## job 2991
## top_module
module top_module(
    input  wire        clkr,
    input  wire        rst,
    input  wire        rxr,
    input  wire [4:0]  btnr,
    output wire        spr,
    output wire [7:0]  hr,
    output wire [7:0]  mr,
    output wire [4:0]  date,
    output wire [4:0]  month,
    output wire [7:0]  year,
    output wire [6:0]  seg,
    output wire [3:0]  an,
    output wire        dp
);
Size in the first run: about 1300 cells after synthesis, roughly 160 flip-flops, ~55 I/O pins.
export LEC_CHECK = 0
export CAP_MARGIN = 20
export CORE_MARGIN = 2
export CORE_UTILIZATION = 51
export CTS_CLUSTER_SIZE = 50
export SLEW_MARGIN = 20
export TNS_END_PERCENT = 5
create_clock -name core_clock -period 10.0 [get_ports {clkr}]
run.sh (not shown) runs the stock make flow with config.mk's settings and CLKGATE_MAP_FILE=.
The inputs of job 3311 differ from those of job 2991 as listed below.
Settings: CORE_UTILIZATION changed from 51 to 58; CTS_CLUSTER_DIAMETER newly set to 46; MAX_ROUTING_LAYER newly set to met4.
==> results <==
- Re post-synthesis cell count from yosys: no difference whatsoever between job 2991 and job 3311.
- In the metrics for job 3311 and job 2991, the one carrying the higher placeable core region is job 2991.
- Synthesis-to-finish area growth: job 3311 and job 2991 compared, lower one is job 3311
- As of job 3311, fmax had risen slightly compared to job 2991.
- The post-route minimum period reported for job 3311 is smaller than that of job 2991 by 0.032 ns.
- Diff job 2991 -> job 3311: detailed route wirelength on metal3 shows a reduction of 12%, total cell area at the placement stage lost 0.46%, combinational share of power went up by 0.2 points.
- | total cell area reported by yosys after synthesis | job 2991 vs job 3311 | ≈ equal |
- Measured against each other, job 3311 and job 2991 differ in via density per instance, the lower figure coming from job 2991.
- In job 3311 the portion of the layout cell area used by clock cells turned out 0.48 points lower than in job 2991.
## Diff of input files: job 8157 against job 3311
Settings: TNS_END_PERCENT: 5 -> 65; CORE_UTILIZATION: 58 -> 40; SETUP_SLACK_MARGIN: unset -> 0.88; CORE_MARGIN: 2 -> 8; CTS_CLUSTER_DIAMETER: 46 -> unset; PLACE_DENSITY_LB_ADDON: unset -> 0.29; MAX_ROUTING_LAYER: met4 -> unset; CTS_CLUSTER_SIZE: 50 -> 48; GPL_TIMING_DRIVEN: unset -> 0.
Notes after the runs:
- Job 8157 reports a higher full die area than job 3311 does.
- Job 8157 vs. job 3311: post-layout total power higher, number of cells on the worst hold path lower, worst IR drop on VDD higher, post-placement cell area higher.
- Sequential share of layout area: job 8157 < job 3311
- Final worst-path setup slack: job 8157 > job 3311
- Cell internal power dissipation was lower in job 3311 than in job 8157.
Inputs modified between job 8157 and job 6995:
Settings: MIN_ROUTING_LAYER now met2, previously not set; SETUP_SLACK_MARGIN now -0.82, was 0.88; CTS_CLUSTER_SIZE now 41, was 48.
Notes after the runs:
Going from job 8157 to job 6995, detailed-placement wirelength estimate grew slightly.
Compared to job 8157, the routing of job 6995 uses more wire.
Fmax delta (job 6995 − job 8157): unfavourable
Job 6995: switching component of the power higher than job 8157
Of job 8157 and job 6995, job 6995 shows the higher layout overhead on the synthesized area, with job 8157 below it.
Job 8157 and job 6995 ended up with nearly the same logic area.
Final worst-path cycle share, job 8157 and job 6995: lower on job 8157
Fraction of area in registers: job 8157 vs job 6995 — no meaningful difference
Vias: job 6995 above job 8157

* * *

top_module again, from the RTL that the note above started with.
export LEC_CHECK = 0
export CAP_MARGIN = 20
export CORE_MARGIN = 7
export CORE_UTILIZATION = 40
export CTS_CLUSTER_SIZE = 48
export PLACE_DENSITY = 0.42
export SETUP_SLACK_MARGIN = 0.88
export SLEW_MARGIN = 20
export TNS_END_PERCENT = 65
create_clock -name core_clock -period 10.0 [get_ports {clkr}]
The first run finished with timing, DRC and antenna clean.
Edit:
ABC_AREA = 1   (was default)
CORE_MARGIN = 2   (was 7)
CORE_UTILIZATION = 58   (was 40)
CTS_CLUSTER_DIAMETER = 400   (was default)
CTS_CLUSTER_SIZE = 99   (was 48)
PLACE_DENSITY = default   (was 0.42)
SETUP_SLACK_MARGIN = 2.71   (was 0.88)
TNS_END_PERCENT = 5   (was 65)
=> Via count is higher by a few percent. Critical path depth climbs by 16. Flip-flop count does not change. Design area came out lower slightly. Setup slack improved by 1.2 ns. Worst hold slack loses 0.011 ns. Non-clock buffer count came out higher by 4. Power climbs by a quarter to a third.
Edit:
ABC_AREA = default   (was 1)
CELL_PAD_IN_SITES_GLOBAL_PLACEMENT = 2   (was default)
CORE_UTILIZATION = 40   (was 58)
CTS_CLUSTER_DIAMETER = 333   (was 400)
CTS_CLUSTER_SIZE = 93   (was 99)
PLACE_DENSITY = 0.42   (was default)
SETUP_SLACK_MARGIN = -0.96   (was 2.71)
TNS_END_PERCENT = 15   (was 5)
Effect:
- The new run completed without violations
- flip-flop count is unchanged
- final area rose slightly
- worst setup slack degrades by 1.5 ns
Edit:
CELL_PAD_IN_SITES_GLOBAL_PLACEMENT = default   (was 2)
CORE_UTILIZATION = 58   (was 40)
CTS_CLUSTER_DIAMETER = 400   (was 333)
CTS_CLUSTER_SIZE = 99   (was 93)
PLACE_DENSITY = default   (was 0.42)
SETUP_SLACK_MARGIN = default   (was -0.96)
TNS_END_PERCENT = default   (was 15)
Design area falls by 1.3%.
Utilization rises by 20 points.
Non-clock buffer count falls by 3.

* * *

top_module again, from the RTL that the note above started with.
clock: 9.04 ns
lec_check: 0
abc_area: 1
cap_margin: 5
cell_pad_in_sites_detail_placement: 2
cell_pad_in_sites_global_placement: 1
core_margin: 10
core_utilization: 30
gpl_routability_driven: 0
gpl_timing_driven: 0
hold_slack_margin: 0.24
max_routing_layer: met5
min_routing_layer: met1
place_density: 0.41
setup_slack_margin: -0.21
slew_margin: 25
tns_end_percent: 85
The first run passed the timing, DRC and antenna checks.
Edit:
CAP_MARGIN = 0   (was 5)
CELL_PAD_IN_SITES_DETAIL_PLACEMENT = not set   (was 2)
CELL_PAD_IN_SITES_GLOBAL_PLACEMENT = not set   (was 1)
CORE_MARGIN = 2   (was 10)
CORE_UTILIZATION = 69   (was 30)
GPL_ROUTABILITY_DRIVEN = not set   (was 0)
GPL_TIMING_DRIVEN = not set   (was 0)
HOLD_SLACK_MARGIN = not set   (was 0.24)
MAX_ROUTING_LAYER = not set   (was met5)
MIN_ROUTING_LAYER = not set   (was met1)
PLACE_DENSITY = not set   (was 0.41)
SETUP_SLACK_MARGIN = not set   (was -0.21)
SLEW_MARGIN = 20   (was 25)
TNS_END_PERCENT = not set   (was 85)
clock period = 5.65 ns   (was 9.04 ns; I/O delays follow)
With this change the flow reached the layout checks and failed them: negative setup slack. Global-route usage rises by 18 points. Register-to-register slack is worse by 3.8 ns. Cell area went up by 6.3%. Sequential cell count does not change. Via count increases by 8.3%. Wire length goes down by 17%. Clock power increases by 52%. Combinational power is higher by about 120%. Clock-buffer cell count went down by 3. Final cell count decreases by 9.5%. Synthesized cell count does not change.
Edit:
CAP_MARGIN = 20   (was 0)
CORE_UTILIZATION = 65   (was 69)
CTS_CLUSTER_SIZE = 73   (was not set)
clock period = 5.22 ns   (was 5.65 ns; I/O delays follow)
Effect:
- The new run finished but fails on negative setup slack
- power rose by roughly a tenth
- count of clock-buffer cells in the layout grows by 2
- design area grows by a few percent
- worst setup slack is worse by 0.39 ns
- register-to-register slack loses 0.43 ns
- first-iteration DRC count shrinks by a quarter to a third
- via count shrinks by a few percent
- core utilization is lower by 4.0 points
- non-clock buffer count climbs by 49
- sequential share of layout area shrinks by 0.76 points
- global-route usage came out lower by 3.3 points
Edit:
CTS_CLUSTER_SIZE = not set   (was 73)
clock period = 6.97 ns   (was 5.22 ns; I/O delays follow)
What happened: With this change the flow finished clean. Via count falls by 9.6%. Routed wire length falls by 13%. Clock power shrinks by 32%. Flip-flop count does not change. Worst setup slack gains 0.86 ns. Clock-buffer cell count falls by 1. Sequential power drops by 25%.

* * *

alpha:
top_module again, from the RTL that the note above started with.
export LEC_CHECK = 0
export ABC_AREA = 1
export CAP_MARGIN = 20
export CORE_ASPECT_RATIO = 0.5
export CORE_MARGIN = 2
export CORE_UTILIZATION = 72
export CTS_CLUSTER_DIAMETER = 344
export CTS_CLUSTER_SIZE = 97
export HOLD_SLACK_MARGIN = 0.29
export PLACE_DENSITY = 0.4
export SETUP_SLACK_MARGIN = 2.17
export SLEW_MARGIN = 20
export TNS_END_PERCENT = 5
create_clock -name core_clock -period 7.43 [get_ports {clkr}]
alpha finished all stages; layout check result: FAIL, due to negative setup slack.
diff inputs: alpha => beta
# alpha
export LEC_CHECK = 0
export ABC_AREA = 1
export CAP_MARGIN = 20
export CORE_ASPECT_RATIO = 0.5
export CORE_MARGIN = 2
export CORE_UTILIZATION = 72
export CTS_CLUSTER_DIAMETER = 344
export CTS_CLUSTER_SIZE = 97
export HOLD_SLACK_MARGIN = 0.29
export PLACE_DENSITY = 0.4
export SETUP_SLACK_MARGIN = 2.17
export SLEW_MARGIN = 20
export TNS_END_PERCENT = 5
create_clock -name core_clock -period 7.43 [get_ports {clkr}]
# beta
export LEC_CHECK = 0
export ABC_AREA = 1
export CAP_MARGIN = 20
export CORE_MARGIN = 2
export CORE_UTILIZATION = 65
export SLEW_MARGIN = 20
create_clock -name core_clock -period 4.95 [get_ports {clkr}]
### Flow results
Ran to the end and failed final checks on negative setup slack: beta.
In the metrics for beta and alpha, the one carrying the lower number of gates on the worst path with buffers counted is alpha.
Number of DRC markers after the initial detailed-route iteration of beta falls short of that of alpha by more than half.
Relative to alpha, the count of plain and timing-repair buffers of beta is higher by about 100%.
[compare] base=alpha new=beta: biggest fanout along the worst timing path now smaller; post-layout period usage of the worst path moved up.
Cmp beta vs alpha: total die size higher in beta
Between beta and alpha, it is beta whose final standard cell count with taps included and fillers excluded is higher, by about 7%.
Compared with alpha, beta shows a lower total global-route track usage.
Taking alpha as the reference, in beta die span in y saw an increase; sum of internal, switching and leakage power saw an increase.
Setup changes, beta to gamma
# beta
export LEC_CHECK = 0
export ABC_AREA = 1
export CAP_MARGIN = 20
export CORE_MARGIN = 2
export CORE_UTILIZATION = 65
export SLEW_MARGIN = 20
create_clock -name core_clock -period 4.95 [get_ports {clkr}]
# gamma
export LEC_CHECK = 0
export CAP_MARGIN = 20
export CORE_MARGIN = 2
export CORE_UTILIZATION = 59
export SLEW_MARGIN = 20
create_clock -name core_clock -period 5.14 [get_ports {clkr}]
==> results <==
- The flow for gamma finished, though final verification flagged negative setup slack.
- Number of global-route vias before repair (gamma / beta): 0.915
- On reg2reg setup slack, beta tracks gamma almost exactly.
- Clock power (higher): beta
- Compared with beta, in gamma cell count along the critical path went down by about 40%, clock latency of the later-clocked register in the worst-skew pair was more or less identical.
- Sort beta and gamma by pre-CTS worst setup slack, descending, and gamma comes first.
- Diff beta -> gamma: hold slack higher; post-route cell area higher; highest ir drop seen on vdd lower; post-synthesis average cell area higher.
Here is what was changed in the inputs of delta compared with gamma.
# gamma
export LEC_CHECK = 0
export CAP_MARGIN = 20
export CORE_MARGIN = 2
export CORE_UTILIZATION = 59
export SLEW_MARGIN = 20
create_clock -name core_clock -period 5.14 [get_ports {clkr}]
# delta
export LEC_CHECK = 0
export ABC_AREA = 1
export CAP_MARGIN = 20
export CORE_MARGIN = 2
export CORE_UTILIZATION = 66
export SLEW_MARGIN = 20
create_clock -name core_clock -period 5.03 [get_ports {clkr}]
==> comparison <==
The final report for delta shows a completed flow and a layout that fails verification, specifically negative setup slack.
Compared with gamma, delta instantiates a larger number of standard cells.
[compare] base=gamma new=delta: met3 layer wire length in the routed design has increased; synthesized cell count shows an increase of 225; final weighted congestion in routability-driven placement saw a decrease; final worst-path setup slack fell by 0.074 ns.
Wire length reported by the detailed router went up slightly going from gamma to delta.
[delta vs gamma] global-route usage: higher in delta
> inputs changed (delta -> epsilon)
# delta
export LEC_CHECK = 0
export ABC_AREA = 1
export CAP_MARGIN = 20
export CORE_MARGIN = 2
export CORE_UTILIZATION = 66
export SLEW_MARGIN = 20
create_clock -name core_clock -period 5.03 [get_ports {clkr}]
# epsilon
export LEC_CHECK = 0
export CAP_MARGIN = 20
export CORE_MARGIN = 2
export CORE_UTILIZATION = 40
export SLEW_MARGIN = 20
create_clock -name core_clock -period 10.0 [get_ports {clkr}]
Results
Both conditions hold for epsilon: the flow ran to the end and the final layout passed the timing, DRC and antenna checks.
Per the comparison of epsilon with delta, layout overhead on the synthesized area lower, total of cells resized after clock tree synthesis lower, reported leakage power lower.
epsilon vs delta: fraction of power consumed by combinational cells down
Compared with delta, epsilon improves finished layout cell area.
delta -> epsilon: area of placed instances decreased by a few percent
Of the two candidates, delta has the worse number of DRC markers in iteration 0 and epsilon the better one.

* * *

top_module again, from the RTL that the note above started with.
export LEC_CHECK = 0
export ABC_AREA = 1
export CAP_MARGIN = 20
export CORE_ASPECT_RATIO = 0.5
export CORE_MARGIN = 2
export CORE_UTILIZATION = 72
export CTS_CLUSTER_DIAMETER = 344
export CTS_CLUSTER_SIZE = 97
export HOLD_SLACK_MARGIN = 0.29
export PLACE_DENSITY = 0.39
export SETUP_SLACK_MARGIN = 2.17
export SLEW_MARGIN = 20
export TNS_END_PERCENT = 5
create_clock -name core_clock -period 7.43 [get_ports {clkr}]
The baseline ran to the end with violations: setup timing.
Change:
Settings changed: CORE_ASPECT_RATIO 0.5 to not set, CTS_CLUSTER_SIZE 97 to 91, HOLD_SLACK_MARGIN 0.29 to not set, PLACE_DENSITY 0.39 to 0.4, SETUP_SLACK_MARGIN 2.17 to not set.
- With this change the flow ran to the end with no violations
- wire length is lower by a quarter to a third
- design area is lower by a little under a tenth
- sequential cell count does not change
- sequential share of layout area is higher by 2.4 points
- critical path depth came out lower by 9
Change:
Settings changed: CTS_CLUSTER_DIAMETER 344 to not set, CTS_CLUSTER_SIZE 91 to not set, PLACE_DENSITY 0.4 to 0.35, SETUP_SLACK_MARGIN set to 1.45, TNS_END_PERCENT 5 to not set.
Clock period 7.43 ns to 4.92 ns, I/O delays scaled along.
Outcome:
- With this change the flow did not get past global routing (5_1_grt)
- die area stays the same
- area after synthesis stays the same
- synthesized cell count stays the same
Change:
Settings changed: CORE_UTILIZATION 72 to 65, CTS_CLUSTER_DIAMETER set to 201, SETUP_SLACK_MARGIN 1.45 to 0.92.
Result: Now the flow completed and failed the layout checks on setup timing; area after synthesis does not change; die area goes up by 10%; synthesized cell count is unchanged.

* * *

== build 55 ==
top_module again, from the RTL that the note above started with.
==> flow/config.mk <==
export PLATFORM = sky130hd
export DESIGN_NAME = top_module
export DESIGN_NICKNAME = top_module
export VERILOG_FILES = /design/flow/design.v
export SDC_FILE = /design/flow/constraint.sdc
export NUM_CORES = 4
export LEC_CHECK = 0
export CAP_MARGIN = 40
export CELL_PAD_IN_SITES_GLOBAL_PLACEMENT = 2
export CORE_ASPECT_RATIO = 0.5
export CORE_MARGIN = 10
export CORE_UTILIZATION = 40
export CTS_CLUSTER_DIAMETER = 333
export CTS_CLUSTER_SIZE = 43
export PLACE_DENSITY = 0.35
export SLEW_MARGIN = 20
export TNS_END_PERCENT = 60
==> flow/constraint.sdc <==
create_clock -name core_clock -period 10.0 [get_ports {clkr}]
set_input_delay 2.0000 -clock core_clock [delete_from_list [all_inputs] [get_ports {clkr}]]
set_output_delay 2.0000 -clock core_clock [all_outputs]
set_load 0.01 [all_outputs]
Build 55 | stages: all done | timing, DRC, antenna: all pass
Changes in build 90 relative to build 55:
- PLACE_DENSITY removed (was 0.35)
- CTS_CLUSTER_SIZE changed from 43 to 99
- CTS_CLUSTER_DIAMETER changed from 333 to 400
- CELL_PAD_IN_SITES_GLOBAL_PLACEMENT removed (was 2)
- CORE_UTILIZATION changed from 40 to 58
- TNS_END_PERCENT changed from 60 to 5
- CAP_MARGIN changed from 40 to 20
- CORE_MARGIN changed from 10 to 9
==> results <==
- Standard-cell row count: build 90 vs build 55 down about 20%
- Between build 90 and build 55, number of cells in the finished layout apart from fillers is lower for build 90, build 55 comes in above that.
- Taking build 55 as the reference, in build 90 register-to-register path setup slack shows an increase of 0.13 ns; post-route minimum period shows a reduction of 0.020 ns; number of endpoints failing setup at the final stage shows no meaningful change.
- First-pass iteration count of the detailed router was lower in the run labelled build 55.
- | via count normalized by instance count | build 90 vs build 55 | about 9% higher |
- Build 90 ended with every stage complete and zero timing, DRC or antenna violations.
- Buffer and inverter count on the worst path came out exactly the same in build 90 and build 55.
- Compared to build 55, build 90 has layout-stage area growth over the synthesis result 1.8 points lower.
- There was hardly any difference in overall power consumption between build 90 and build 55.
- Maximum frequency from static timing analysis: build 90 vs build 55, no meaningful difference
[inputs] build 37 vs build 90
- CORE_MARGIN now 8, was 9
- CORE_ASPECT_RATIO now 1.9, was 0.5
- Sort build 37 and build 90 by die size, descending, and build 90 comes first.
- Total power of build 37 is lower than that of build 90.
- From build 90 to build 37 the numbers moved as follows: worst endpoint data arrival time comparable; final instance area now smaller; number of design-rule violations left by the first detailed-router iteration now smaller; clock period minus final worst setup slack now larger; slew of the pin with the lowest slew margin now larger.
- Going from build 90 to build 37, sum of net half-perimeters after detailed placement grew by a few percent.
- In the tables for build 37 and build 90, logic gate share of total power reads lower with build 37.
[inputs] build 98 vs build 37
- clearing TNS_END_PERCENT, which used to be 5
- clearing CORE_ASPECT_RATIO, which used to be 1.9
- swapping 58 for 40 in CORE_UTILIZATION
- swapping 99 for 48 in CTS_CLUSTER_SIZE
- swapping 8 for 2 in CORE_MARGIN
- putting SETUP_SLACK_MARGIN at 0.88 where nothing was set
- clearing CTS_CLUSTER_DIAMETER, which used to be 400
Results
Build 98 finished every step from synthesis to the final layout, and the layout passed the timing, DRC and antenna checks. Compared with build 37, the router placed fewer vias in build 98. On power share of the combinational group, build 98 and build 37 are basically level. The total placed instance area number comes out lower for build 37 vs build 98. Diff build 37 -> build 98 | final instance area | up slightly. Max worst slew margin relative to its limit across build 98 and build 37: build 37. Taking build 37 as the reference point, the clock tree buffer count of the final layout of build 98 rises by about 9%. Build 98 against build 37: total area of multi-input combinational cells about even, worst setup margin rose 0.23 ns.
## Diff of input files: build 38 against build 98
- SETUP_SLACK_MARGIN no longer set, was 0.88
- CTS_CLUSTER_DIAMETER now 49, previously not set
- CORE_UTILIZATION now 57, was 40
- CTS_CLUSTER_SIZE now 63, was 48
Notes after the runs:
The final layouts of build 98 and build 38 pass the timing, DRC and antenna checks.
Delta (build 38 minus build 98): cell count after placement moved down; wire length of the first global-routing pass lost 1600 um; maximum operating frequency down 2.2%.
Power figures rest on the tool's default switching activity, not on a simulated workload.
